--- flow/run.sh ---
#!/bin/bash
# the make line also repeats each setting of config.mk as NAME=value (left out here)
make -C /OpenROAD-flow-scripts/flow DESIGN_CONFIG=/design/flow/config.mk WORK_HOME=/design/flow/orfs CLKGATE_MAP_FILE= finish
--- flow/config.mk ---
export PLATFORM = sky130hd
export DESIGN_NAME = MODULE_STATIC_PROCESS
export DESIGN_NICKNAME = MODULE_STATIC_PROCESS
export VERILOG_FILES = /design/flow/design.v
export SDC_FILE = /design/flow/constraint.sdc
export NUM_CORES = 4
export LEC_CHECK = 0
export ABC_AREA = 1
export CAP_MARGIN = 20
export CORE_MARGIN = 2
export CORE_UTILIZATION = 72
export CTS_CLUSTER_DIAMETER = 207
export CTS_CLUSTER_SIZE = 100
export PLACE_DENSITY = 0.6
export SETUP_SLACK_MARGIN = 4.77
export SLEW_MARGIN = 20
export TNS_END_PERCENT = 10
--- flow/constraint.sdc ---
create_clock -name core_clock -period 16.1 [get_ports {clk}]
set_input_delay 3.2200 -clock core_clock [delete_from_list [all_inputs] [get_ports {clk}]]
set_output_delay 3.2200 -clock core_clock [all_outputs]
set_load 0.01 [all_outputs]
--- flow/design.v ---
`timescale 1ns/1ps
module MODULE_STATIC_PROCESS (
    input clk,
    input rst,
    input [3:0] state_info,
    input [11:0] read_from_aux,
    input [11:0] read_from_ram,
    output reg [11:0] write2aux,
    output reg [11:0] write2ram,
    output reg [9:0] write2aux_addr,
    output reg [9:0] read_from_aux_addr,
    output reg [18:0] write2ram_addr,
    output reg[18:0] read_from_ram_addr,
    output reg ena_write_ram,
    output done
);
reg [18:0] cnt;
reg done_;
assign done=done_;
reg [4:0] cnt_buffer;
reg [11:0] color_buffer;
reg [11:0] buffer;
reg [11:0] color_reduced;
reg [15:0] color_cnt_1;
reg [15:0] color_cnt_2;
reg [15:0] color_cnt_3;
reg [15:0] color_cnt_4;
reg [15:0] color_cnt_5;
reg [15:0] color_cnt_6;
reg [15:0] color_cnt_7;
reg [15:0] color_cnt_8;
reg [15:0] color_cnt_9;
reg [15:0] color_cnt_10;
reg [15:0] color_cnt_11;
reg [15:0] color_cnt_12;
reg [15:0] color_cnt_13;
reg [15:0] color_cnt_14;
reg [15:0] color_cnt_15;
reg [15:0] color_cnt_16;
reg is_read_done;
always @(posedge clk) 
begin
    if(!rst)
    begin
      cnt=0;
      done_=0;
      cnt_buffer=0;
      color_buffer=0;
      buffer=0;
      color_reduced=0;
      color_cnt_1=0;
      color_cnt_2=0;
      color_cnt_3=0;
      color_cnt_4=0;
      color_cnt_5=0;
      color_cnt_6=0;
      color_cnt_7=0;
      color_cnt_8=0;
      color_cnt_9=0;
      color_cnt_10=0;
      color_cnt_11=0;
      color_cnt_12=0;
      color_cnt_13=0;
      color_cnt_14=0;
      color_cnt_15=0;
      color_cnt_16=0;
      is_read_done=0;
      write2aux=0;
      write2ram=0;
      write2aux_addr=0;
      read_from_aux_addr=0;
      write2ram_addr=0;
      read_from_ram_addr=0;
      ena_write_ram=0;
    end
    else if(done_==0&&(state_info==4'b1000||state_info==4'b1001))
    begin
      if(cnt_buffer==4'b0000)
      begin
        if(state_info==4'b1000)
          color_buffer=(read_from_ram[11:8]*8'd30+read_from_ram[7:4]*8'd59+read_from_ram[3:0]*8'd11)*9/8'd100;
        else if(state_info==4'b1001)
          color_buffer=(read_from_ram[11:8]*8'd30+read_from_ram[7:4]*8'd59+read_from_ram[3:0]*8'd11)*8/8'd100;
        read_from_ram_addr=cnt-641;
        cnt_buffer=cnt_buffer+1;
      end
      else if(cnt_buffer==4'b0001)  
      begin
        if(cnt%640==0||cnt<640)
            color_buffer=color_buffer-0;
        else
        begin
          color_reduced=(read_from_ram[11:8]*8'd30+read_from_ram[7:4]*8'd59+read_from_ram[3:0]*8'd11)/8'd100;
          if(color_buffer<color_reduced)
            color_buffer=0;
          else
            color_buffer=color_buffer-color_reduced;
        end
        read_from_ram_addr=cnt-640;
        cnt_buffer=cnt_buffer+1;
      end
      else if(cnt_buffer==4'b0010)  
      begin
        if(cnt<640)
            color_buffer=color_buffer-0;
        else
        begin
          color_reduced=(read_from_ram[11:8]*8'd30+read_from_ram[7:4]*8'd59+read_from_ram[3:0]*8'd11)/8'd100;
          if(color_buffer<color_reduced)
            color_buffer=0;
          else
            color_buffer=color_buffer-color_reduced;
        end
        read_from_ram_addr=cnt-639;
        cnt_buffer=cnt_buffer+1;
      end
      else if(cnt_buffer==4'b0011)  
      begin
        if(cnt<640||(cnt-639)%640==0)
            color_buffer=color_buffer-0;
        else
        begin
          color_reduced=(read_from_ram[11:8]*8'd30+read_from_ram[7:4]*8'd59+read_from_ram[3:0]*8'd11)/8'd100;
          if(color_buffer<color_reduced)
            color_buffer=0;
          else
            color_buffer=color_buffer-color_reduced;
        end
        read_from_ram_addr=cnt-1;
        cnt_buffer=cnt_buffer+1;
      end
      else if(cnt_buffer==4'b0100)  
      begin
        if(cnt%640==0)
            color_buffer=color_buffer-0;
        else
        begin
        color_reduced=(read_from_ram[11:8]*8'd30+read_from_ram[7:4]*8'd59+read_from_ram[3:0]*8'd11)/8'd100;
          if(color_buffer<color_reduced)
            color_buffer=0;
          else
            color_buffer=color_buffer-color_reduced;
        end
        read_from_ram_addr=cnt+1;
        cnt_buffer=cnt_buffer+1;
      end
      else if(cnt_buffer==4'b0101)  
      begin
        if(cnt>=639&&(cnt-639)%640==0)
          color_buffer=color_buffer-0;
        else 
        begin
          color_reduced=(read_from_ram[11:8]*8'd30+read_from_ram[7:4]*8'd59+read_from_ram[3:0]*8'd11)/8'd100;
          if(color_buffer<color_reduced)
            color_buffer=0;
          else
            color_buffer=color_buffer-color_reduced;
        end
        read_from_ram_addr=cnt+640-1;
        cnt_buffer=cnt_buffer+1;
      end
      else if(cnt_buffer==4'b0110)  
      begin
        if(cnt%640==0||cnt>640*479)
            color_buffer=color_buffer-0;
        else 
        begin
          color_reduced=(read_from_ram[11:8]*8'd30+read_from_ram[7:4]*8'd59+read_from_ram[3:0]*8'd11)/8'd100;
          if(color_buffer<color_reduced)
            color_buffer=0;
          else
            color_buffer=color_buffer-color_reduced;
        end
        read_from_ram_addr=cnt+640;
        cnt_buffer=cnt_buffer+1;
      end
      else if(cnt_buffer==4'b0111) 
      begin
        if(cnt>640*479)
            color_buffer=color_buffer-0;
        else
        begin
          color_reduced=(read_from_ram[11:8]*8'd30+read_from_ram[7:4]*8'd59+read_from_ram[3:0]*8'd11)/8'd100;
          if(color_buffer<color_reduced)
            color_buffer=0;
          else
            color_buffer=color_buffer-color_reduced;
        end
        read_from_aux_addr=(cnt-1)%640;  
        read_from_ram_addr=cnt+640+1;
        cnt_buffer=cnt_buffer+1;
      end
      else if(cnt_buffer==4'b1000)   
      begin
        if(cnt>640*479||(cnt>=630&&(cnt-639)%640==0))
            color_buffer=color_buffer-0;
        else
        begin
          color_reduced=(read_from_ram[11:8]*8'd30+read_from_ram[7:4]*8'd59+read_from_ram[3:0]*8'd11)/8'd100;
          if(color_buffer<color_reduced)
            color_buffer=0;
          else
            color_buffer=color_buffer-color_reduced;
        end
        color_buffer={color_buffer[3:0],color_buffer[3:0],color_buffer[3:0]};
        cnt=cnt+1;
        ena_write_ram=1;
        read_from_ram_addr=cnt; 
        cnt_buffer=0;
        write2ram_addr=cnt-640-2;
        read_from_aux_addr=(cnt-2)%640;
        write2ram=read_from_aux;   
        write2aux_addr=(cnt-2)%640;
        write2aux=buffer;
        buffer=color_buffer;
        if(cnt==640*480)
        begin
            done_=1;
            ena_write_ram=0;
            cnt=0;
            cnt_buffer=0;
        end
      end
    end
    else if(done_==0&& state_info==4'b1010)
    begin
          if(cnt_buffer==4'b0000)
          begin
            color_buffer=(read_from_ram[11:8]*8'd30+read_from_ram[7:4]*8'd59+read_from_ram[3:0]*8'd11)*4/8'd100;
            read_from_ram_addr=cnt-641;
            cnt_buffer=cnt_buffer+1;
          end
          else if(cnt_buffer==4'b0001)  
          begin
            if(cnt%640==0||cnt<640)
                color_buffer=color_buffer+0;
            else
            begin
              color_reduced=(read_from_ram[11:8]*8'd30+read_from_ram[7:4]*8'd59+read_from_ram[3:0]*8'd11)/8'd100;
              color_buffer=color_buffer+color_reduced;
            end
            read_from_ram_addr=cnt-640;
            cnt_buffer=cnt_buffer+1;
          end
          else if(cnt_buffer==4'b0010)  
          begin
            if(cnt<640)
                color_buffer=color_buffer-0;
            else
            begin
              color_reduced=(read_from_ram[11:8]*8'd30+read_from_ram[7:4]*8'd59+read_from_ram[3:0]*8'd11)*2/8'd100;
              color_buffer=color_buffer+color_reduced;
            end
            read_from_ram_addr=cnt-639;
            cnt_buffer=cnt_buffer+1;
          end
          else if(cnt_buffer==4'b0011)  
          begin
            if(cnt<640||(cnt-639)%640==0)
                color_buffer=color_buffer-0;
            else
            begin
              color_reduced=(read_from_ram[11:8]*8'd30+read_from_ram[7:4]*8'd59+read_from_ram[3:0]*8'd11)/8'd100;
              color_buffer=color_buffer+color_reduced;
            end
            read_from_ram_addr=cnt-1;
            cnt_buffer=cnt_buffer+1;
          end
          else if(cnt_buffer==4'b0100)  
          begin
            if(cnt%640==0)
                color_buffer=color_buffer-0;
            else
            begin
              color_reduced=(read_from_ram[11:8]*8'd30+read_from_ram[7:4]*8'd59+read_from_ram[3:0]*8'd11)*2/8'd100;
              color_buffer=color_buffer+color_reduced;
            end
            read_from_ram_addr=cnt+1;
            cnt_buffer=cnt_buffer+1;
          end
          else if(cnt_buffer==4'b0101)  
          begin
            if(cnt>=639&&(cnt-639)%640==0)
              color_buffer=color_buffer-0;
            else 
            begin
              color_reduced=(read_from_ram[11:8]*8'd30+read_from_ram[7:4]*8'd59+read_from_ram[3:0]*8'd11)*2/8'd100;
              color_buffer=color_buffer+color_reduced;
            end
            read_from_ram_addr=cnt+640-1;
            cnt_buffer=cnt_buffer+1;
          end
          else if(cnt_buffer==4'b0110)  
          begin
            if(cnt%640==0||cnt>640*479)
                color_buffer=color_buffer-0;
            else 
            begin
              color_reduced=(read_from_ram[11:8]*8'd30+read_from_ram[7:4]*8'd59+read_from_ram[3:0]*8'd11)/8'd100;
              color_buffer=color_buffer+color_reduced;
            end
            read_from_ram_addr=cnt+640;
            cnt_buffer=cnt_buffer+1;
          end
          else if(cnt_buffer==4'b0111) 
          begin
            if(cnt>640*479)
                color_buffer=color_buffer-0;
            else
            begin
              color_reduced=(read_from_ram[11:8]*8'd30+read_from_ram[7:4]*8'd59+read_from_ram[3:0]*8'd11)*2/8'd100;
              color_buffer=color_buffer+color_reduced;
            end
            read_from_aux_addr=(cnt-1)%640;  
            read_from_ram_addr=cnt+640+1;
            cnt_buffer=cnt_buffer+1;
          end
          else if(cnt_buffer==4'b1000)   
          begin
            if(cnt>640*479||(cnt>=630&&(cnt-639)%640==0))
                color_buffer=color_buffer-0;
            else
            begin
              color_reduced=(read_from_ram[11:8]*8'd30+read_from_ram[7:4]*8'd59+read_from_ram[3:0]*8'd11)/8'd100;
              color_buffer=color_buffer+color_reduced;
            end
            color_buffer=color_buffer/16;
            color_buffer={color_buffer[3:0],color_buffer[3:0],color_buffer[3:0]};
            cnt=cnt+1;
            ena_write_ram=1;
            read_from_ram_addr=cnt;  
            cnt_buffer=0;
            write2ram_addr=cnt-640-2; 
            read_from_aux_addr=(cnt-2)%640;
            write2ram=read_from_aux;   
            write2aux_addr=(cnt-2)%640;
            write2aux=buffer;
            buffer=color_buffer;
            if(cnt==640*480)
            begin
                done_=1;
                ena_write_ram=0;
                    cnt=0;
                cnt_buffer=0;
            end
          end
    end
    else if(done_==0&& state_info==4'b1011)
    begin
          if(cnt_buffer==4'b0000)
          begin
            color_buffer=12'b000000000111;
            read_from_ram_addr=cnt-641;
            cnt_buffer=cnt_buffer+1;
          end
          else if(cnt_buffer==4'b0001)  
          begin
            if(cnt%640==0||cnt<640)
                color_buffer=color_buffer+0;
            else
            begin
              color_reduced=(read_from_ram[11:8]*8'd30+read_from_ram[7:4]*8'd59+read_from_ram[3:0]*8'd11)/8'd100;
              color_buffer=color_buffer+color_reduced;
            end
            read_from_ram_addr=cnt-640;
            cnt_buffer=cnt_buffer+1;
          end
          else if(cnt_buffer==4'b0010)  
          begin
            color_buffer=color_buffer-0;
            read_from_ram_addr=cnt-639;
            cnt_buffer=cnt_buffer+1;
          end
          else if(cnt_buffer==4'b0011)  
          begin
            color_buffer=color_buffer-0;
            read_from_ram_addr=cnt-1;
            cnt_buffer=cnt_buffer+1;
          end
          else if(cnt_buffer==4'b0100)  
          begin
            color_buffer=color_buffer-0;
            read_from_ram_addr=cnt+1;
            cnt_buffer=cnt_buffer+1;
          end
          else if(cnt_buffer==4'b0101)  
          begin
            color_buffer=color_buffer-0;
            read_from_ram_addr=cnt+640-1;
            cnt_buffer=cnt_buffer+1;
          end
          else if(cnt_buffer==4'b0110)  
          begin
            color_buffer=color_buffer-0;
            read_from_ram_addr=cnt+640;
            cnt_buffer=cnt_buffer+1;
          end
          else if(cnt_buffer==4'b0111) 
          begin
            color_buffer=color_buffer-0;
            read_from_aux_addr=(cnt-1)%640;  
            read_from_ram_addr=cnt+640+1;
            cnt_buffer=cnt_buffer+1;
          end
          else if(cnt_buffer==4'b1000)   
          begin
            if(cnt>640*479||(cnt>=630&&(cnt-639)%640==0))
                color_buffer=color_buffer-0;
            else
            begin
              color_reduced=(read_from_ram[11:8]*8'd30+read_from_ram[7:4]*8'd59+read_from_ram[3:0]*8'd11)/8'd100;
              if(color_buffer>color_reduced)
                color_buffer=color_buffer-color_reduced;
              else
                color_buffer=0;
            end
            color_buffer={color_buffer[3:0],color_buffer[3:0],color_buffer[3:0]};
            cnt=cnt+1;
            ena_write_ram=1;
            read_from_ram_addr=cnt;  
            cnt_buffer=0;
            write2ram_addr=cnt-640-2; 
            read_from_aux_addr=(cnt-2)%640;
            write2ram=read_from_aux;   
            write2aux_addr=(cnt-2)%640;
            write2aux=buffer;
            buffer=color_buffer;
            if(cnt==640*480)
            begin
                done_=1;
                ena_write_ram=0;
                    cnt=0;
                cnt_buffer=0;
            end
          end
    end
    else if(done_==1'b1&&state_info<4'b1000)
    begin
      done_=1'b0;
      read_from_aux_addr=0;
      read_from_ram_addr=0;
      cnt=0;
      color_cnt_1=0;
      color_cnt_2=0;
      color_cnt_3=0;
      color_cnt_4=0;
      color_cnt_5=0;
      color_cnt_6=0;
      color_cnt_7=0;
      color_cnt_8=0;
      color_cnt_9=0;
      color_cnt_10=0;
      color_cnt_11=0;
      color_cnt_12=0;
      color_cnt_13=0;
      color_cnt_14=0;
      color_cnt_15=0;
      color_cnt_16=0;
      is_read_done=0;
    end
    else if(done_==1'b0 && state_info==4'b1100)
    begin
      if(cnt==480*640&&is_read_done==0)
      begin
        is_read_done=1;
        cnt=0;
      end
      if(is_read_done==0&&cnt<480*640)
      begin
        read_from_ram_addr=cnt;
        color_reduced=(read_from_ram[11:8]*8'd30+read_from_ram[7:4]*8'd59+read_from_ram[3:0]*8'd11)/8'd100;
        if(color_reduced[3:0]==4'b0000)
          color_cnt_1=color_cnt_1+1;
        else if(color_reduced[3:0]==4'b0001)
          color_cnt_2=color_cnt_2+1;
        else if(color_reduced[3:0]==4'b0010)
          color_cnt_3=color_cnt_3+1;
        else if(color_reduced[3:0]==4'b0011)
          color_cnt_4=color_cnt_4+1;
        else if(color_reduced[3:0]==4'b0100)
          color_cnt_5=color_cnt_5+1;
        else if(color_reduced[3:0]==4'b0101)
          color_cnt_6=color_cnt_6+1;
        else if(color_reduced[3:0]==4'b0110)
          color_cnt_7=color_cnt_7+1;
        else if(color_reduced[3:0]==4'b0111)
          color_cnt_8=color_cnt_8+1;
        else if(color_reduced[3:0]==4'b1000)
          color_cnt_9=color_cnt_9+1;
        else if(color_reduced[3:0]==4'b1001)
          color_cnt_10=color_cnt_10+1;
        else if(color_reduced[3:0]==4'b1010)
          color_cnt_11=color_cnt_11+1;
        else if(color_reduced[3:0]==4'b1011)
          color_cnt_12=color_cnt_12+1;
        else if(color_reduced[3:0]==4'b1100)
          color_cnt_13=color_cnt_13+1;
        else if(color_reduced[3:0]==4'b1101)
          color_cnt_14=color_cnt_14+1;
        else if(color_reduced[3:0]==4'b1110)
          color_cnt_15=color_cnt_15+1;
        else if(color_reduced[3:0]==4'b1111)
          color_cnt_16=color_cnt_16+1;
        cnt=cnt+1;
      end
      else if(is_read_done==1&&done_==0)
      begin
        if(cnt==640*480)
        begin
          done_=1;
          ena_write_ram=0;
        end
        else
        begin
          ena_write_ram=1;
          write2ram_addr=cnt;
          if(cnt%640<40)  
          begin
            if((480-(cnt/640))<color_cnt_1/160)
              write2ram=12'hFFD;
            else
              write2ram=12'b000000000000;
          end
          else if(cnt%640<80)
          begin
            if((480-(cnt/640))<color_cnt_2/160)
              write2ram=12'hFF0;
            else
              write2ram=12'b000000000000;
          end
          else if(cnt%640<120)
          begin
            if((480-(cnt/640))<color_cnt_3/160)
              write2ram=12'hFFF;
            else
              write2ram=12'b000000000000;
          end
          else if(cnt%640<160)
          begin
            if((480-(cnt/640))<color_cnt_4/160)
              write2ram=12'h0f0;
            else
              write2ram=12'b000000000000;
          end
          else if(cnt%640<200)
          begin
            if((480-(cnt/640))<color_cnt_5/160)
              write2ram=12'hFFE;
            else
              write2ram=12'b000000000000;
          end
          else if(cnt%640<240)
          begin
            if((480-(cnt/640))<color_cnt_6/160)
              write2ram=12'hCFC;
            else
              write2ram=12'b000000000000;
          end
          else if(cnt%640<280)
          begin
            if((480-(cnt/640))<color_cnt_7/160)
              write2ram=12'hfed;
            else
              write2ram=12'b000000000000;
          end
          else if(cnt%640<320)
          begin
            if((480-(cnt/640))<color_cnt_8/160)
              write2ram=12'h9ff;
            else
              write2ram=12'b000000000000;
          end
          else if(cnt%640<360)
          begin
            if((480-(cnt/640))<color_cnt_9/160)
              write2ram=12'hfdb;
            else
              write2ram=12'b000000000000;
          end
          else if(cnt%640<400)
          begin
            if((480-(cnt/640))<color_cnt_10/160)
              write2ram=12'hbff;
            else
              write2ram=12'b000000000000;
          end
          else if(cnt%640<440)
          begin
            if((480-(cnt/640))<color_cnt_11/160)
              write2ram=12'hfeb;
            else
              write2ram=12'b000000000000;
          end
          else if(cnt%640<480)
          begin
            if((480-(cnt/640))<color_cnt_12/160)
              write2ram=12'h8cf;
            else
              write2ram=12'b000000000000;
          end
          else if(cnt%640<520)
          begin
            if((480-(cnt/640))<color_cnt_13/160)
              write2ram=12'heef;
            else
              write2ram=12'b000000000000;
          end
          else if(cnt%640<560)
          begin
            if((480-(cnt/640))<color_cnt_14/160)
              write2ram=12'h9f9;
            else
              write2ram=12'b000000000000;
          end
          else if(cnt%640<600)
          begin
            if((480-(cnt/640))<color_cnt_15/160)
              write2ram=12'hfee;
            else
              write2ram=12'b000000000000;
          end
          else if(cnt%640<640)
          begin
            if((480-(cnt/640))<color_cnt_16/160)
              write2ram=12'hfcc;
            else
              write2ram=12'b000000000000;
          end
          cnt=cnt+1;
        end
      end
    end
end
endmodule  
==> run_results.csv, run 1 <==
group,metric,value,unit
placement,io_buffers,113,
status,error_line,"[ERROR GRT-0116] Global routing finished with congestion. Check the congestion regions in the DRC Viewer.",
synth,top_cell,"nand2_1",
synth,netlist_top_cells_count,"nand2_1, inv_1, nor2_1",
placement,hpwl,99.9,mm
synth,mux_area_frac,0.000595,
floorplanning,chipHeight,227,microns
synth,ys_sh_xor,0.0414,
status,status,"stopped before the end",
synth,avgSynthCellArea,6.17,sq um
synth,ys_sh_adder,0.0715,
synth,yosys_cells,5792,
synth,synth-edff-count,0,
synth,syn-cell-area,35700,sq um
synth,ff_type,"dfxtp_1",
floorplanning,fp-utilization,0.730,
placement,placed_cell_area,41400,sq um
synth,top_cells_by_area,"dfxtp_1, nand2_1, inv_1",
floorplanning,ios,114,
placement,dp.cells,6917,
floorplanning,chipWidth,227,microns
synth,ys_ff,373,
grt,track_usage,0.766,
clock_network,htreeDepth,1,
clock_network,cts_buffers,7,
synth,synthArstFlopShare,0,
placement,gp_congestion,1.20,
synth,yosys.area_share.aoi,0.218,
floorplanning,num_rows,81,
floorplanning,core_area,49000,sq um
synth,ys_top_logic_family,"simple AND/OR/NAND/NOR gates",
clock_network,ctsRootBufferMaster,"clkbuf_16",
synth,ys_types,81,
synth,top_area_frac,0.209,
synth,syn_inst,5792,
clock_network,clk_path_buf_depth,3,
grt,overflow,45,
synth,yosys_area,35700,sq um
synth,yosys_warnings,1,
status,haltStage,"5_1_grt",
synth,synth.cellmix.simpleShare,0.331,
clock_network,cts_sinks,373,
synth,postSynthSeqShare,0.209,
synth,yosys.area.top_type,"dfxtp_1",
floorplanning,die_area,51400,sq um
layer usage:
layer | GRT overflow | global-route usage
met1 | 6 | 0.768
met2 | 21 | 0.918
met3 | 3 | 0.625
met4 | 15 | 0.728
met5 | 0 | 0.481
repair_timing:
item | in CTS
hold buffers | 0
resized | 360
setup buffers | 121
cloned | 0
endpoints found under the setup margin | 284
pin swaps | 292
metrics by stage:
| step | setup slack [ns] | hold slack, ns | util |
|---|---|---|---|
| after global placement | -7.45 | 0.434 | 0.845 |
| after CTS | -6.65 | 0.467 | 0.895 |
| after detailed placement | -8.74 | 0.439 | 0.845 |
| after floorplan | -7.11 | 0.436 | - |
==> inputs of run 2 (changes only) <==
Settings changed: CAP_MARGIN 20 to 5, CELL_PAD_IN_SITES_GLOBAL_PLACEMENT set to 0, CORE_UTILIZATION 72 to 67, CTS_CLUSTER_DIAMETER 207 to 233, CTS_CLUSTER_SIZE 100 to 56, GPL_TIMING_DRIVEN set to 1, MIN_ROUTING_LAYER set to met1, SETUP_SLACK_MARGIN 4.77 to unset, TNS_END_PERCENT 10 to unset.
Clock period 16.1 ns to 21.9 ns, I/O delays scaled along.
==> run 2 against run 1 <==
The flow again stops in 5_1_grt. Die size up 7.3%. Area after synthesis unchanged. Synthesized cell count unchanged.
==> run_results.csv, run 2 <==
group,metric,value,unit
synth,ff_type,"dfxtp_1",
clock_network,clk_path_buf_depth,3,
floorplanning,die_area,55200,sq um
clock_network,cts_sinks,373,
synth,mux_area_frac,0.000595,
synth,synthArstFlopShare,0,
placement,hpwl,97.9,mm
floorplanning,num_rows,84,
placement,io_buffers,113,
placement,gp_congestion,1.10,
floorplanning,chipHeight,235,microns
synth,yosys_cells,5792,
synth,yosys.area.top_type,"dfxtp_1",
placement,post-place-ws,-3.85,ns
clock_network,hold_buffers,0,
synth,syn-cell-area,35700,sq um
synth,postSynthSeqShare,0.209,
synth,ys_sh_xor,0.0414,
synth,syn_inst,5792,
synth,yosys.area_share.aoi,0.218,
grt,track_usage,0.624,
synth,yosys_warnings,1,
status,status,"stopped before the end",
synth,netlist_top_cells_count,"nand2_1, inv_1, nor2_1",
synth,synth.cellmix.simpleShare,0.331,
floorplanning,ios,114,
synth,top_area_frac,0.209,
synth,ys_top_logic_family,"simple AND/OR/NAND/NOR gates",
grt,overflow,4,
synth,top_cell,"nand2_1",
clock_network,htreeDepth,1,
placement,dp.cells,6728,
synth,ys_types,81,
status,error_line,"[ERROR GRT-0232] Routing congestion too high. Check the congestion heatmap in the GUI.",
synth,avgSynthCellArea,6.17,sq um
status,haltStage,"5_1_grt",
synth,top_cells_by_area,"dfxtp_1, nand2_1, inv_1",
clock_network,cts_buffers,10,
floorplanning,chipWidth,235,microns
floorplanning,fp-utilization,0.679,
synth,ys_sh_adder,0.0715,
floorplanning,core_area,52700,sq um
synth,ys_ff,373,
synth,yosys_area,35700,sq um
synth,synth-edff-count,0,
clock_network,ctsRootBufferMaster,"clkbuf_16",
placement,placed_cell_area,39600,sq um
==> run 2: per-stage QoR <==
stage / util
floorplan: -
global placement: 0.753
detailed placement: 0.753
CTS: 0.773
==> run 2: repair_timing <==
action                     CTS
setup endpoints to repair   24
setup buffers               61
resized                    102
pin swaps                  134
==> run 2: layer usage <==
| metal | overflow | GRT usage |
|---|---|---|
| met5 | 0 | 0.242 |
| met4 | 1 | 0.534 |
| met1 | 1 | 0.673 |
| met3 | 0 | 0.394 |
| met2 | 2 | 0.820 |
==> inputs of run 3 (changes only) <==
Settings changed: ABC_AREA 1 to unset, CAP_MARGIN 5 to 20, CELL_PAD_IN_SITES_GLOBAL_PLACEMENT 0 to 2, CORE_UTILIZATION 67 to 47, CTS_CLUSTER_DIAMETER 233 to unset, CTS_CLUSTER_SIZE 56 to 86, PLACE_DENSITY 0.6 to unset, PLACE_DENSITY_LB_ADDON set to 0.11.
Clock period 21.9 ns to 25.0 ns, I/O delays scaled along.
==> run 3 against run 2 <==
Now fails the layout checks on setup timing. Die size grew 45%. Area after synthesis grew 2.4%. Synthesized cell count shrank 11%.
==> run_results.csv, run 3 <==
group,metric,value,unit
grt,grt_use_met3,0.0742,
synth,ys_types,132,
critical_path,required,25.56,ns
critical_path,critPathMostFrequentCell,"ha_4",
synth,synth-edff-count,0,
grt,met2_usage,0.565,
sta,setup_ws,-1.54,ns
floorplanning,fp-utilization,0.474,
floorplanning,core_area,77200,sq um
sta,setup_violations,12,
min_path,hold_path_end,"write2aux_addr[9]$_SDFFE_PN0P_",
critical_path,crit_buf_inv,12,
synth,ff_type,"dfxtp_1",
placement,gp_congestion,1.01,
grt,grt_pass1_vias,38900,
critical_path,startpoint,"read_from_ram[9]",
critical_path,cp_slowest_cell,"fa_1",
critical_path,cp.depth,124,
clock_network,cts_tree,"yes",
sta,rsz0062_at_grt,"true",
sta,fin_tns_setup,-11.72,ns
sta,worst_pin_slew,1.19,ns
critical_path,critPathCapture,"color_buffer[11]$_SDFFE_PN0P_",
min_path,hold_path.class,"reg -> reg",
drt,wl_per_cell,22.6,microns
grt,track_usage,0.358,
synth,avgSynthCellArea,7.09,sq um
grt,antenna_found_initial,4,
synth,yosys.area_share.aoi,0.276,
finish,utilization,0.581,
clock_network,cts_buffers,46,
drt,drt_wl_total,150,mm
sta,post-route-min-period,26.54,ns
grt,grt_max_degree,219,
synth,netlist_top_cells_count,"nor2_1, nand2_1, dfxtp_1",
clock_network,htreeDepth,2,
synth,yosys_cells,5159,
clock_network,ctsRootBufferMaster,"clkbuf_16",
floorplanning,die_area,80100,sq um
finish,stdcell_area,44900,sq um
sta,hold_slack,0.454,ns
synth,top_area_frac,0.204,
synth,top_cell,"nor2_1",
floorplanning,chipWidth,283,microns
min_path,hold_path_depth,2,
status,so.violations,"setup timing",
drt,drc,0,
synth,synthArstFlopShare,0,
synth,yosys_area,36600,sq um
critical_path,r2r_cells,110,
grt,top_usage_layer,"met2",
sta,slew_headroom,0.198,
synth,ys_sh_adder,0.0723,
grt,grt_util_met1,0.468,
critical_path,crit_fanout,4,
synth,ys_ff,373,
critical_path,crit_arrival,27.10,ns
finish,layout.nets,5790,
synth,syn-cell-area,36600,sq um
floorplanning,num_rows,102,
synth,ys_sh_xor,0.108,
drt,firstDrtPassIters,8,
floorplanning,ios,114,
sta,min_period_over_period,1.06,
job,warnings,56,
synth,mux_area_frac,0.0206,
floorplanning,chipHeight,283,microns
critical_path,path_delay_family,"AND-OR/OR-AND gates",
grt,grt_pass1_wl,230,mm
grt,overflow,0,
critical_path,reg2reg_to,"color_buffer[11]$_SDFFE_PN0P_",
clock_network,clock_latency,0.63,ns
critical_path,critical-path-max-stage-delay,0.53,ns
critical_path,worstReg2RegStart,"cnt[0]$_SDFFE_PN0P_",
placement,hpwl,111,mm
critical_path,critPathLaunchType,"input pin",
sta,finalHoldViolations,0,
placement,post-place-ws,-3.10,ns
synth,syn_inst,5159,
clock_network,clk_pin_slew,0.06,ns
status,status,"complete, but fails checks",
synth,synth.cellmix.simpleShare,0.263,
placement,io_buffers,113,
min_path,min_from,"write2aux_addr[9]$_SDFFE_PN0P_",
synth,top_cells_by_area,"dfxtp_1, nor2_1, xnor2_1",
synth,yosys.area.top_type,"dfxtp_1",
finish,syn_to_final_growth,22.7,%
synth,ys_top_logic_family,"AND-OR/OR-AND gates",
critical_path,ff2ff_setup_slack,1.70,ns
drt,first_iter_violations,4044,
sta,max_freq,0.0377,GHz
clock_network,cts_sinks,373,
sta,final_max_slew_viol_count,0,
job,cap_violations,0,
synth,postSynthSeqShare,0.204,
critical_path,criticalPathCategory,"in -> reg",
drt,vias,41600,
drt,ant_nets,0,
synth,yosys_warnings,1,
critical_path,cp-end-kind,"register",
placement,placed_cell_area,41600,sq um
sta,finalClockSkew,0.0401,ns
drt,viasPerCell,6.26,
clock_network,clk_path_buf_depth,3,
-- run 3: repair_timing --
| action | in CTS | in global routing |
|---|---|---|
| hold buffers | 0 | 0 |
| pin swaps | 103 | 74 |
| resized | 110 | 45 |
| buffers inserted | 106 | 18 |
| cloned | 0 | 0 |
| endpoints found under the setup margin | 24 | 24 |
-- run 3: final cells by class --
cell class,count,area [sq um]
timing repair buffer,696,5570
clock inverter,22,294
tap,1040,1300
inverter,180,686
clock buffer,63,1360
sequential,373,7470
antenna,1,2.50
multi-input combinational,4278,28200
fill,7501,32300
-- run 3: per-stage QoR --
stage,std cells
2_1_floorplan,5160
6_report,6653
3_5_place_dp,6451
5_1_grt,6652
3_3_place_gp,6451
4_1_cts,6637
-- run 3: layer usage --
layer | part of all wire | up-vias
met2 | 0.44 | 2009
met4 | 0.052 | 4
met1 | 0.42 | 19700
met3 | 0.096 | 444
met5 | 0.00014 | -
li1 | - | 19500
==> inputs of run 4 (changes only) <==
Settings changed: ABC_AREA set to 1, CAP_MARGIN 20 to 15, CELL_PAD_IN_SITES_GLOBAL_PLACEMENT 2 to unset, CORE_UTILIZATION 47 to 69, CTS_CLUSTER_DIAMETER set to 157, CTS_CLUSTER_SIZE 86 to 98, GPL_TIMING_DRIVEN 1 to unset, MIN_ROUTING_LAYER met1 to unset, PLACE_DENSITY set to 0.6, PLACE_DENSITY_LB_ADDON 0.11 to unset, TNS_END_PERCENT set to 5.
Clock period 25.0 ns to 15.8 ns, I/O delays scaled along.
==> run 4 against run 3 <==
The run now fails in 5_1_grt. Die size decreased by 33%. Synthesized cell count increased by 12%. Area after synthesis decreased by 2.3%.
==> run_results.csv, run 4 <==
group,metric,value,unit
floorplanning,chipWidth,232,microns
synth,avgSynthCellArea,6.17,sq um
synth,ys_ff,373,
synth,top_area_frac,0.209,
floorplanning,num_rows,83,
floorplanning,core_area,51300,sq um
synth,top_cells_by_area,"dfxtp_1, nand2_1, inv_1",
synth,synth-edff-count,0,
synth,syn_inst,5792,
synth,top_cell,"nand2_1",
synth,ys_types,81,
placement,gp_congestion,1.15,
clock_network,cts_sinks,373,
synth,ys_sh_xor,0.0414,
synth,mux_area_frac,0.000595,
placement,io_buffers,113,
floorplanning,die_area,53600,sq um
synth,ys_top_logic_family,"simple AND/OR/NAND/NOR gates",
synth,yosys_warnings,1,
clock_network,cts_buffers,10,
floorplanning,ios,114,
clock_network,htreeDepth,1,
synth,syn-cell-area,35700,sq um
status,error_line,"[ERROR GRT-0232] Routing congestion too high. Check the congestion heatmap in the GUI.",
synth,netlist_top_cells_count,"nand2_1, inv_1, nor2_1",
status,status,"stopped before the end",
placement,post-place-ws,-9.08,ns
synth,synthArstFlopShare,0,
clock_network,ctsRootBufferMaster,"clkbuf_16",
synth,postSynthSeqShare,0.209,
grt,track_usage,0.760,
synth,ff_type,"dfxtp_1",
clock_network,hold_buffers,0,
synth,yosys.area_share.aoi,0.218,
floorplanning,fp-utilization,0.697,
clock_network,clk_path_buf_depth,3,
synth,yosys.area.top_type,"dfxtp_1",
synth,synth.cellmix.simpleShare,0.331,
placement,hpwl,97.7,mm
synth,yosys_cells,5792,
grt,overflow,140,
synth,yosys_area,35700,sq um
synth,ys_sh_adder,0.0715,
floorplanning,chipHeight,232,microns
status,haltStage,"5_1_grt",
run 4: layer usage:
layer	GRT overflow	global-route usage
met5	1	0.442
met1	11	0.776
met4	53	0.682
met3	11	0.619
met2	64	0.916
run 4: metrics by stage:
stage | TNS [ns] | utilization | area (sq um) | std cells
3_5_place_dp | -190.53 | 0.804 | 41200 | 6956
4_1_cts | -139.98 | 0.839 | 43000 | 7072
3_3_place_gp | -166.57 | 0.804 | 41200 | 6956
2_1_floorplan | -158.04 | - | 35900 | 5793
run 4: what timing repair did:
item | CTS
endpoints found under the setup margin | 24
setup buffers | 101
resized | 166
pin swaps | 130
hold endpoints to repair | 0
==> inputs of run 5 (changes only) <==
Settings changed: ABC_AREA 1 to unset, CAP_MARGIN 15 to 20, CELL_PAD_IN_SITES_GLOBAL_PLACEMENT set to 1, CORE_UTILIZATION 69 to 57, CTS_CLUSTER_DIAMETER 157 to unset, CTS_CLUSTER_SIZE 98 to 86, GPL_TIMING_DRIVEN set to 1, MIN_ROUTING_LAYER set to met1, PLACE_DENSITY 0.6 to unset, PLACE_DENSITY_LB_ADDON set to 0.11, TNS_END_PERCENT 5 to unset.
Clock period 15.8 ns to 17.1 ns, I/O delays scaled along.
==> run 5 against run 4 <==
Synthesized cell count is 11% lower. Now fails the layout checks on setup timing. Die size is 23% higher. Area after synthesis is 2.4% higher.
==> run_results.csv, run 5 <==
group,metric,value,unit
status,status,"complete, but fails checks",
status,so.violations,"setup timing",
placement,io_buffers,113,
min_path,hold_path_end,"write2aux_addr[2]$_SDFFE_PN0P_",
synth,yosys.area.top_type,"dfxtp_1",
synth,synthArstFlopShare,0,
synth,ff_type,"dfxtp_1",
floorplanning,ios,114,
drt,firstDrtPassIters,19,
clock_network,cts_tree,"yes",
critical_path,required,17.66,ns
sta,setup_violations,24,
synth,ys_ff,373,
finish,stdcell_area,47300,sq um
drt,vias,44400,
placement,hpwl,109,mm
sta,post-route-min-period,25.13,ns
floorplanning,chipHeight,257,microns
critical_path,critical-path-max-stage-delay,0.52,ns
placement,dp.cells,6625,
finish,fill_cells,5028,
synth,avgSynthCellArea,7.09,sq um
synth,yosys_area,36600,sq um
clock_network,cts_buffers,43,
grt,grt_pass1_wl,230,mm
critical_path,path_delay_family,"AND-OR/OR-AND gates",
synth,top_cells_by_area,"dfxtp_1, nor2_1, xnor2_1",
synth,synth-edff-count,0,
critical_path,reg2reg_to,"color_buffer[11]$_SDFFE_PN0P_",
placement,placed_cell_area,44200,sq um
grt,grt_max_degree,111,
clock_network,clock_latency,0.63,ns
critical_path,criticalPathCategory,"in -> reg",
critical_path,critPathMostFrequentCell,"ha_4",
drt,ant_nets,0,
critical_path,critPathCapture,"color_buffer[11]$_SDFFE_PN0P_",
synth,mux_area_frac,0.0206,
floorplanning,num_rows,92,
sta,min_period_over_period,1.47,
synth,syn_inst,5159,
floorplanning,die_area,66200,sq um
critical_path,crit_buf_inv,13,
finish,utilization,0.747,
sta,worst_pin_slew,1.10,ns
clock_network,clk_pin_slew,0.07,ns
grt,antenna_found_initial,4,
synth,ys_sh_xor,0.108,
synth,top_area_frac,0.204,
placement,gp_congestion,1.12,
sta,finalClockSkew,0.0459,ns
placement,post-place-ws,-9.30,ns
sta,slew_headroom,0.259,
min_path,min_from,"write2aux_addr[2]$_SDFFE_PN0P_",
critical_path,crit_arrival,25.69,ns
drt,viasPerCell,6.53,
synth,syn-cell-area,36600,sq um
clock_network,clk_path_buf_depth,3,
synth,ys_top_logic_family,"AND-OR/OR-AND gates",
job,cap_violations,0,
critical_path,ff2ff_setup_slack,-3.78,ns
floorplanning,chipWidth,257,microns
job,warnings,56,
synth,top_cell,"nor2_1",
critical_path,crit_fanout,10,
sta,max_freq,0.0398,GHz
critical_path,r2r_cells,109,
drt,first_iter_violations,5913,
finish,syn_to_final_growth,29.2,%
drt,drt_wl_total,149,mm
floorplanning,core_area,63300,sq um
critical_path,critPathLaunchType,"input pin",
clock_network,cts_sinks,373,
critical_path,cp_slowest_cell,"fa_1",
finish,fin_cells,6803,
grt,track_usage,0.430,
synth,yosys_warnings,1,
finish,layout.nets,6137,
critical_path,worstReg2RegStart,"cnt[0]$_SDFFE_PN0P_",
synth,ys_sh_adder,0.0723,
synth,netlist_top_cells_count,"nor2_1, nand2_1, dfxtp_1",
drt,drc,0,
sta,rsz0062_at_grt,"true",
drt,wl_per_cell,21.9,microns
finish,comb_area,28300,sq um
finish,seq_area,7470,sq um
floorplanning,fp-utilization,0.578,
min_path,hold_path.class,"reg -> reg",
synth,ys_types,132,
critical_path,cp.depth,120,
min_path,hold_path_depth,2,
synth,yosys.area_share.aoi,0.276,
clock_network,htreeDepth,2,
clock_network,ctsRootBufferMaster,"clkbuf_16",
sta,setup_ws,-8.03,ns
sta,finalHoldViolations,0,
critical_path,cp-end-kind,"register",
critical_path,startpoint,"read_from_ram[9]",
synth,postSynthSeqShare,0.204,
synth,synth.cellmix.simpleShare,0.263,
sta,final_max_slew_viol_count,0,
synth,yosys_cells,5159,
grt,grt_pass1_vias,41500,
grt,overflow,0,
## run 5: timing repair
item                                    in CTS  in global routing
endpoints found under the setup margin      24                 24
gates resized                              113                 52
pin swaps                                  124                 83
hold buffers                                 0                  0
buffers inserted                            83                 22
## run 5: metal layers
metal / track usage / up-vias / wire length (microns)
met5: 0 / - / 19
met4: 0.255 / 4 / 10600
met3: 0.120 / 771 / 18400
met2: 0.666 / 2873 / 63900
met1: 0.532 / 20600 / 56100
li1: - / 20200 / -
## run 5: layout make-up
cell class                 count  area share
tap                          846      0.0224
clock inverter                24     0.00667
timing repair buffer        1046       0.175
sequential                   373       0.158
multi-input combinational   4278       0.598
antenna                        1   0.0000529
inverter                     180      0.0145
clock buffer                  55      0.0248
## run 5: stage by stage
stage | hold WS, ns | setup TNS [ns]
2_1_floorplan | 0.429 | -179.49
4_1_cts | 0.456 | -145.02
3_5_place_dp | 0.444 | -189.32
6_report | 0.457 | -161.54
3_3_place_gp | 0.441 | -175.32
5_1_grt | 0.471 | -181.35
==> inputs of run 6 (changes only) <==
Settings changed: CAP_MARGIN 20 to 15, CELL_PAD_IN_SITES_GLOBAL_PLACEMENT 1 to unset, CORE_UTILIZATION 57 to 71, CTS_CLUSTER_DIAMETER set to 29, CTS_CLUSTER_SIZE 86 to 39, GPL_TIMING_DRIVEN 1 to unset, MAX_ROUTING_LAYER set to met4, MIN_ROUTING_LAYER met1 to unset, PLACE_DENSITY_LB_ADDON 0.11 to unset, SETUP_SLACK_MARGIN set to 5.0.
Clock period 17.1 ns to 27.9 ns, I/O delays scaled along.
==> run 6 against run 5 <==
The flow now stops in 5_1_grt. Die size decreased by 19%. Area after synthesis unchanged. Synthesized cell count unchanged.
==> run_results.csv, run 6 <==
group,metric,value,unit
synth,yosys_area,36600,sq um
synth,synth.cellmix.simpleShare,0.263,
floorplanning,num_rows,83,
synth,postSynthSeqShare,0.204,
floorplanning,fp-utilization,0.716,
placement,gp_congestion,1.13,
floorplanning,chipWidth,231,microns
status,status,"stopped before the end",
floorplanning,core_area,51100,sq um
synth,ys_top_logic_family,"AND-OR/OR-AND gates",
synth,yosys.area.top_type,"dfxtp_1",
clock_network,clk_path_buf_depth,3,
floorplanning,chipHeight,231,microns
synth,top_area_frac,0.204,
synth,synthArstFlopShare,0,
clock_network,ctsRootBufferMaster,"clkbuf_16",
synth,yosys_warnings,1,
synth,ys_sh_xor,0.108,
synth,yosys.area_share.aoi,0.276,
floorplanning,die_area,53400,sq um
clock_network,cts_buffers,86,
placement,hpwl,101,mm
clock_network,cts_sinks,373,
synth,top_cells_by_area,"dfxtp_1, nor2_1, xnor2_1",
synth,ys_types,132,
synth,mux_area_frac,0.0206,
synth,ys_ff,373,
synth,synth-edff-count,0,
synth,ys_sh_adder,0.0723,
synth,ff_type,"dfxtp_1",
synth,yosys_cells,5159,
floorplanning,ios,114,
placement,io_buffers,113,
placement,dp.cells,5844,
synth,syn-cell-area,36600,sq um
synth,syn_inst,5159,
status,haltStage,"5_1_grt",
placement,post-place-ws,-0.735,ns
synth,avgSynthCellArea,7.09,sq um
synth,netlist_top_cells_count,"nor2_1, nand2_1, dfxtp_1",
synth,top_cell,"nor2_1",
clock_network,htreeDepth,3,
placement,placed_cell_area,39300,sq um
[run 6: stage by stage]
step / util
after CTS: 0.848
after detailed placement: 0.769
after global placement: 0.769
after floorplan: -
[run 6: what timing repair did]
item,4_1_cts
hold buffers,0
hold endpoints to repair,0
pin swaps,110
resized,96
buffers inserted,56
setup endpoints to repair,24
==> inputs of run 7 (changes only) <==
Settings changed: ABC_AREA set to 1, CAP_MARGIN 15 to 20, CELL_PAD_IN_SITES_GLOBAL_PLACEMENT set to 0, CORE_UTILIZATION 71 to 67, CTS_CLUSTER_DIAMETER 29 to unset, CTS_CLUSTER_SIZE 39 to 75, GPL_TIMING_DRIVEN set to 1, MIN_ROUTING_LAYER set to met1, SETUP_SLACK_MARGIN 5.0 to -0.78.
Clock period 27.9 ns to 22.3 ns, I/O delays scaled along.
==> run 7 against run 6 <==
The run again fails in 5_1_grt. Die size grew 3.5%. Synthesized cell count grew 12%. Area after synthesis shrank 2.3%.
==> run_results.csv, run 7 <==
group,metric,value,unit
synth,yosys_area,35700,sq um
placement,gp_congestion,1.09,
synth,yosys_cells,5792,
floorplanning,die_area,55200,sq um
synth,avgSynthCellArea,6.17,sq um
synth,top_cells_by_area,"dfxtp_1, nand2_1, inv_1",
synth,yosys.area_share.aoi,0.218,
clock_network,cts_sinks,373,
grt,track_usage,0.726,
synth,synth.cellmix.simpleShare,0.331,
status,haltStage,"5_1_grt",
floorplanning,core_area,52700,sq um
grt,overflow,109,
clock_network,htreeDepth,2,
floorplanning,ios,114,
synth,yosys_warnings,1,
clock_network,hold_buffers,0,
placement,post-place-ws,-3.95,ns
synth,top_cell,"nand2_1",
placement,io_buffers,113,
synth,syn_inst,5792,
floorplanning,chipWidth,235,microns
synth,ff_type,"dfxtp_1",
clock_network,cts_buffers,43,
synth,top_area_frac,0.209,
synth,yosys.area.top_type,"dfxtp_1",
synth,ys_ff,373,
synth,ys_top_logic_family,"simple AND/OR/NAND/NOR gates",
floorplanning,chipHeight,235,microns
synth,mux_area_frac,0.000595,
synth,netlist_top_cells_count,"nand2_1, inv_1, nor2_1",
clock_network,clk_path_buf_depth,3,
synth,synth-edff-count,0,
synth,syn-cell-area,35700,sq um
status,error_line,"[ERROR GRT-0232] Routing congestion too high. Check the congestion heatmap in the GUI.",
floorplanning,fp-utilization,0.679,
synth,postSynthSeqShare,0.209,
synth,synthArstFlopShare,0,
placement,hpwl,101,mm
synth,ys_sh_adder,0.0715,
clock_network,ctsRootBufferMaster,"clkbuf_16",
floorplanning,num_rows,84,
synth,ys_types,81,
status,status,"stopped before the end",
synth,ys_sh_xor,0.0414,
==> run 7: repair_timing <==
item                       4_1_cts
pin swaps                      132
gates resized                  104
setup endpoints to repair       24
buffers inserted                68
==> run 7: metrics by stage <==
step / instances / TNS [ns] / area (sq um)
global placement: 6732 / -38.56 / 39700
floorplan: 5793 / -22.22 / 36100
CTS: 6866 / -16.52 / 42000
detailed placement: 6732 / -64.57 / 39700
==> run 7: per-layer routing <==
metal	global-route usage	GRT overflow
met5	-	-
met4	0.660	44
met3	0.513	3
met2	0.902	57
met1	0.740	5
==> inputs of run 8 (changes only) <==
Settings changed: ABC_AREA 1 to unset, CAP_MARGIN 20 to 0, CELL_PAD_IN_SITES_GLOBAL_PLACEMENT 0 to unset, CORE_UTILIZATION 67 to 66, CTS_CLUSTER_DIAMETER set to 41, CTS_CLUSTER_SIZE 75 to unset, GPL_TIMING_DRIVEN 1 to unset, HOLD_SLACK_MARGIN set to 0.29, MAX_ROUTING_LAYER met4 to unset, MIN_ROUTING_LAYER met1 to unset, PLACE_DENSITY set to 0.6, SETUP_SLACK_MARGIN -0.78 to -0.8.
Clock period 22.3 ns to 11.5 ns, I/O delays scaled along.
==> run 8 against run 7 <==
The run again fails in 5_1_grt. Die size grew 3.8%. Area after synthesis grew 2.4%. Synthesized cell count shrank 11%.
==> run_results.csv, run 8 <==
group,metric,value,unit
synth,yosys_warnings,1,
synth,ys_top_logic_family,"AND-OR/OR-AND gates",
placement,io_buffers,113,
synth,ys_ff,373,
synth,synth-edff-count,0,
synth,top_area_frac,0.204,
clock_network,htreeDepth,2,
grt,track_usage,0.887,
floorplanning,num_rows,86,
synth,netlist_top_cells_count,"nor2_1, nand2_1, dfxtp_1",
synth,ys_types,132,
synth,mux_area_frac,0.0206,
synth,top_cell,"nor2_1",
placement,gp_congestion,1.18,
status,error_line,"[ERROR GRT-0116] Global routing finished with congestion. Check the congestion regions in the DRC Viewer.",
synth,synthArstFlopShare,0,
synth,yosys_area,36600,sq um
synth,top_cells_by_area,"dfxtp_1, nor2_1, xnor2_1",
synth,yosys.area.top_type,"dfxtp_1",
synth,syn_inst,5159,
grt,overflow,419,
placement,hpwl,116,mm
floorplanning,die_area,57300,sq um
synth,ys_sh_xor,0.108,
clock_network,ctsRootBufferMaster,"clkbuf_16",
floorplanning,chipWidth,239,microns
floorplanning,core_area,55000,sq um
synth,ys_sh_adder,0.0723,
status,haltStage,"5_1_grt",
synth,syn-cell-area,36600,sq um
status,status,"stopped before the end",
floorplanning,fp-utilization,0.665,
synth,yosys_cells,5159,
clock_network,cts_buffers,56,
synth,yosys.area_share.aoi,0.276,
clock_network,clk_path_buf_depth,3,
synth,postSynthSeqShare,0.204,
synth,synth.cellmix.simpleShare,0.263,
floorplanning,ios,114,
synth,avgSynthCellArea,7.09,sq um
floorplanning,chipHeight,239,microns
synth,ff_type,"dfxtp_1",
clock_network,cts_sinks,373,
## run 8: per-stage QoR
step | cells | TNS (ns) | hold slack [ns] | instance area (sq um) | setup slack (ns)
after CTS | 6980 | -669.86 | 0.462 | 50500 | -12.66
after detailed placement | 6787 | -1075.90 | 0.447 | 46100 | -14.11
after global placement | 6787 | -922.23 | 0.439 | 46100 | -13.00
after floorplan | 5160 | -688.40 | 0.429 | 37000 | -13.35
## run 8: per-layer routing
layer	GRT overflow	track usage
met1	25	0.878
met2	181	0.978
met3	38	0.812
met4	165	0.896
met5	10	0.635
## run 8: repair_timing
| action | CTS |
|---|---|
| gates resized | 422 |
| hold buffers | 0 |
| pin swaps | 261 |
| endpoints found under the setup margin | 284 |
| buffers inserted | 109 |
==> inputs of run 9 (changes only) <==
Settings changed: ABC_AREA set to 1, CAP_MARGIN 0 to 20, CORE_UTILIZATION 66 to 65, CTS_CLUSTER_DIAMETER 41 to 238, HOLD_SLACK_MARGIN 0.29 to unset, MAX_ROUTING_LAYER set to met4, SETUP_SLACK_MARGIN -0.8 to unset, TNS_END_PERCENT set to 35.
Clock period 11.5 ns to 23.4 ns, I/O delays scaled along.
==> run 9 against run 8 <==
The flow again stops in 5_1_grt. Synthesized cell count grew 12%. Die size shrank 0.79%. Area after synthesis down 2.3%.
==> run_results.csv, run 9 <==
group,metric,value,unit
status,status,"stopped before the end",
status,haltStage,"5_1_grt",
status,error_line,"[ERROR GRT-0232] Routing congestion too high. Check the congestion heatmap in the GUI.",
synth,ff_type,"dfxtp_1",
floorplanning,chipHeight,238,microns
synth,postSynthSeqShare,0.209,
clock_network,cts_buffers,42,
floorplanning,num_rows,85,
synth,synthArstFlopShare,0,
grt,track_usage,0.562,
synth,synth-edff-count,0,
floorplanning,chipWidth,238,microns
synth,ys_types,81,
grt,overflow,3,
floorplanning,die_area,56900,sq um
synth,mux_area_frac,0.000595,
synth,yosys_area,35700,sq um
synth,yosys_warnings,1,
synth,avgSynthCellArea,6.17,sq um
synth,ys_sh_xor,0.0414,
clock_network,ctsRootBufferMaster,"clkbuf_16",
synth,synth.cellmix.simpleShare,0.331,
clock_network,cts_sinks,373,
floorplanning,core_area,54100,sq um
synth,ys_top_logic_family,"simple AND/OR/NAND/NOR gates",
floorplanning,fp-utilization,0.660,
clock_network,clk_path_buf_depth,3,
clock_network,htreeDepth,2,
synth,top_area_frac,0.209,
synth,netlist_top_cells_count,"nand2_1, inv_1, nor2_1",
synth,top_cell,"nand2_1",
synth,top_cells_by_area,"dfxtp_1, nand2_1, inv_1",
synth,syn-cell-area,35700,sq um
synth,ys_sh_adder,0.0715,
synth,ys_ff,373,
synth,syn_inst,5792,
synth,yosys.area.top_type,"dfxtp_1",
placement,gp_congestion,1.07,
clock_network,hold_buffers,0,
floorplanning,ios,114,
placement,post-place-ws,-2.50,ns
synth,yosys.area_share.aoi,0.218,
placement,io_buffers,113,
placement,placed_cell_area,39600,sq um
placement,hpwl,97.5,mm
synth,yosys_cells,5792,
-- run 9: what timing repair did --
| item | CTS |
|---|---|
| buffers inserted | 61 |
| pin swaps | 119 |
| endpoints found under the setup margin | 24 |
| resized | 88 |
-- run 9: per-stage QoR --
| stage | cells | TNS (ns) | hold WS, ns | util |
|---|---|---|---|---|
| after floorplan | 5793 | -7.23 | 0.436 | - |
| after CTS | 6866 | -2.65 | 0.457 | 0.773 |
| after global placement | 6730 | -15.85 | 0.440 | 0.732 |
| after detailed placement | 6730 | -31.27 | 0.447 | 0.732 |
-- run 9: routing by layer --
layer / global-route usage / overflow
met4: 0.424 / 1
met5: - / -
met2: 0.790 / 2
met3: 0.263 / 0
met1: 0.615 / 0
==> inputs of run 10 (changes only) <==
Settings changed: CORE_UTILIZATION 65 to 70, CTS_CLUSTER_DIAMETER 238 to 289, MAX_ROUTING_LAYER met4 to unset, TNS_END_PERCENT 35 to unset.
Clock period 23.4 ns to 23.5 ns, I/O delays scaled along.
==> run 10 against run 9 <==
The flow again stops in 5_1_grt. Synthesized cell count unchanged. Die size shrank 7.0%. Area after synthesis unchanged.
==> run_results.csv, run 10 <==
group,metric,value,unit
clock_network,clk_path_buf_depth,3,
synth,ys_ff,373,
placement,hpwl,96.2,mm
grt,overflow,92,
status,haltStage,"5_1_grt",
floorplanning,ios,114,
status,status,"stopped before the end",
clock_network,hold_buffers,0,
floorplanning,chipHeight,230,microns
synth,yosys_warnings,1,
synth,synth.cellmix.simpleShare,0.331,
floorplanning,die_area,52900,sq um
floorplanning,num_rows,82,
synth,yosys_area,35700,sq um
placement,post-place-ws,-2.89,ns
synth,yosys_cells,5792,
synth,mux_area_frac,0.000595,
clock_network,cts_sinks,373,
synth,top_area_frac,0.209,
floorplanning,core_area,50300,sq um
synth,syn-cell-area,35700,sq um
synth,yosys.area.top_type,"dfxtp_1",
synth,ys_sh_adder,0.0715,
synth,ys_types,81,
floorplanning,fp-utilization,0.711,
placement,io_buffers,113,
grt,track_usage,0.704,
synth,ys_sh_xor,0.0414,
synth,netlist_top_cells_count,"nand2_1, inv_1, nor2_1",
placement,gp_congestion,1.10,
clock_network,htreeDepth,2,
placement,dp.cells,6700,
synth,postSynthSeqShare,0.209,
synth,yosys.area_share.aoi,0.218,
floorplanning,chipWidth,230,microns
synth,ys_top_logic_family,"simple AND/OR/NAND/NOR gates",
synth,ff_type,"dfxtp_1",
synth,synth-edff-count,0,
synth,syn_inst,5792,
synth,top_cell,"nand2_1",
clock_network,ctsRootBufferMaster,"clkbuf_16",
synth,avgSynthCellArea,6.17,sq um
synth,synthArstFlopShare,0,
synth,top_cells_by_area,"dfxtp_1, nand2_1, inv_1",
status,error_line,"[ERROR GRT-0232] Routing congestion too high. Check the congestion heatmap in the GUI.",
clock_network,cts_buffers,41,
placement,placed_cell_area,39500,sq um
## run 10: timing repair
item                                    4_1_cts
endpoints found under the setup margin       24
endpoints found under the hold margin         0
setup buffers                                66
pin swaps                                   133
resized                                     105
cloned                                        0
## run 10: per-stage QoR
step,hold WS [ns],util
3_5_place_dp,0.448,0.786
2_1_floorplan,0.436,-
4_1_cts,0.458,0.832
3_3_place_gp,0.437,0.786
## run 10: metal layers
metal	global-route usage	overflow
met5	0.259	0
met4	0.642	30
met3	0.499	3
met2	0.907	54
met1	0.726	5
==> inputs of run 11 (changes only) <==
Settings changed: CAP_MARGIN 20 to 5, CORE_UTILIZATION 70 to 66, CTS_CLUSTER_DIAMETER 289 to 293, HOLD_SLACK_MARGIN set to -0.09, MAX_ROUTING_LAYER set to met4, SETUP_SLACK_MARGIN set to 3.13.
==> run 11 against run 10 <==
Synthesized cell count unchanged. Area after synthesis unchanged. Die size up 6.0%. Now fails the layout checks on setup timing.
==> run_results.csv, run 11 <==
group,metric,value,unit
synth,ff_type,"dfxtp_1",
drt,drt_wl_total,149,mm
sta,worst_pin_slew,1.38,ns
drt,highest_layer,"met4",
critical_path,r2r_cells,155,
floorplanning,core_area,53700,sq um
critical_path,critPathMostFrequentCell,"inv_2",
synth,synth.cellmix.simpleShare,0.331,
critical_path,cp.depth,143,
job,warnings,55,
synth,yosys.area.top_type,"dfxtp_1",
critical_path,crit_buf_inv,24,
finish,layout.nets,6397,
drt,first_iter_violations,7331,
sta,finalHoldViolations,0,
sta,setup_violations,24,
drt,met2_length,63.4,mm
placement,io_buffers,113,
sta,fin_tns_setup,-54.73,ns
sta,max_freq,0.0375,GHz
sta,rsz0062_at_grt,"true",
sta,finalClockSkew,0.0305,ns
synth,yosys_cells,5792,
drt,met3_length,19.9,mm
critical_path,startpoint,"read_from_ram[9]",
sta,setup_ws,-3.18,ns
synth,syn_inst,5792,
floorplanning,chipWidth,237,microns
drt,drc,0,
synth,ys_ff,373,
synth,yosys_warnings,1,
synth,yosys_area,35700,sq um
min_path,hold_path_depth,2,
critical_path,critical-path-max-stage-delay,1.04,ns
synth,avgSynthCellArea,6.17,sq um
grt,grt_max_degree,88,
floorplanning,fp-utilization,0.665,
clock_network,ctsRootBufferMaster,"clkbuf_16",
sta,final_max_slew_viol_count,0,
clock_network,clock_latency,0.62,ns
finish,syn_to_final_growth,19.0,%
placement,post-place-ws,-2.50,ns
synth,top_area_frac,0.209,
critical_path,required,24.00,ns
critical_path,cp_slowest_cell,"xor2_1",
clock_network,cts_tree,"yes",
finish,stdcell_area,42500,sq um
synth,top_cells_by_area,"dfxtp_1, nand2_1, inv_1",
clock_network,cts_buffers,42,
critical_path,critPathCapture,"color_buffer[8]$_SDFFE_PN0P_",
synth,ys_sh_xor,0.0414,
min_path,min_from,"write2ram_addr[0]$_SDFFE_PN0P_",
critical_path,critPathLaunchType,"input pin",
drt,firstDrtPassIters,12,
drt,wl_met1,52.7,mm
min_path,hold_path_end,"write2ram_addr[0]$_SDFFE_PN0P_",
synth,mux_area_frac,0.000595,
clock_network,clk_pin_slew,0.07,ns
synth,syn-cell-area,35700,sq um
grt,track_usage,0.486,
critical_path,cp-end-kind,"register",
placement,hpwl,96.0,mm
synth,synthArstFlopShare,0,
min_path,hold_path.class,"reg -> reg",
critical_path,path_delay_family,"adder cells",
critical_path,crit_fanout,5,
sta,post-route-min-period,26.68,ns
grt,grt_pass1_vias,40900,
critical_path,ff2ff_setup_slack,0.65,ns
finish,utilization,0.792,
synth,ys_sh_adder,0.0715,
grt,antenna_found_initial,3,
clock_network,cts_sinks,373,
status,status,"complete, but fails checks",
synth,netlist_top_cells_count,"nand2_1, inv_1, nor2_1",
clock_network,htreeDepth,2,
synth,synth-edff-count,0,
floorplanning,num_rows,85,
sta,min_period_over_period,1.14,
status,so.violations,"setup timing",
synth,yosys.area_share.aoi,0.218,
synth,ys_types,81,
drt,wl_per_cell,21.6,microns
drt,ant_nets,0,
critical_path,worstReg2RegStart,"cnt[16]$_SDFFE_PN0P_",
job,cap_violations,0,
grt,grt_pass1_wl,214,mm
synth,postSynthSeqShare,0.209,
sta,slew_headroom,0.0791,
critical_path,reg2reg_to,"color_buffer[8]$_SDFFE_PN0P_",
synth,ys_top_logic_family,"simple AND/OR/NAND/NOR gates",
critical_path,crit_arrival,27.18,ns
critical_path,criticalPathCategory,"in -> reg",
finish,fill_cells,3820,
floorplanning,ios,114,
clock_network,clk_path_buf_depth,3,
drt,vias,45100,
synth,top_cell,"nand2_1",
placement,gp_congestion,1.13,
placement,placed_cell_area,39700,sq um
floorplanning,chipHeight,237,microns
drt,viasPerCell,6.53,
grt,overflow,0,
floorplanning,die_area,56000,sq um
clock_network,hold_buffers,0,
==> run 11: cell type report <==
type	count	area, sq um	share of cell area
Timing Repair Buffer	542	4420	0.104
Clock buffer	56	1150	0.0271
Antenna cell	3	7.51	0.000176
Multi-Input combinational cell	4267	24800	0.582
Sequential cell	373	7470	0.176
Clock inverter	12	213	0.00500
Inverter	956	3640	0.0856
Tap cell	696	871	0.0205
==> run 11: routing by layer <==
metal	vias to the layer above	track usage
met4	0	0.306
li1	20000	-
met1	20200	0.578
met3	1252	0.0978
met5	-	-
met2	3606	0.755
==> run 11: through the flow <==
step	hold WS, ns	instances
floorplan	0.436	5793
CTS	0.459	6869
global placement	0.437	6737
detailed placement	0.452	6738
finish	0.457	6905
global route	0.474	6905
==> run 11: timing repair <==
item	CTS	global route
setup buffers	63	33
pin swaps	148	130
gates resized	119	82
setup endpoints to repair	24	24
hold endpoints to repair	0	0
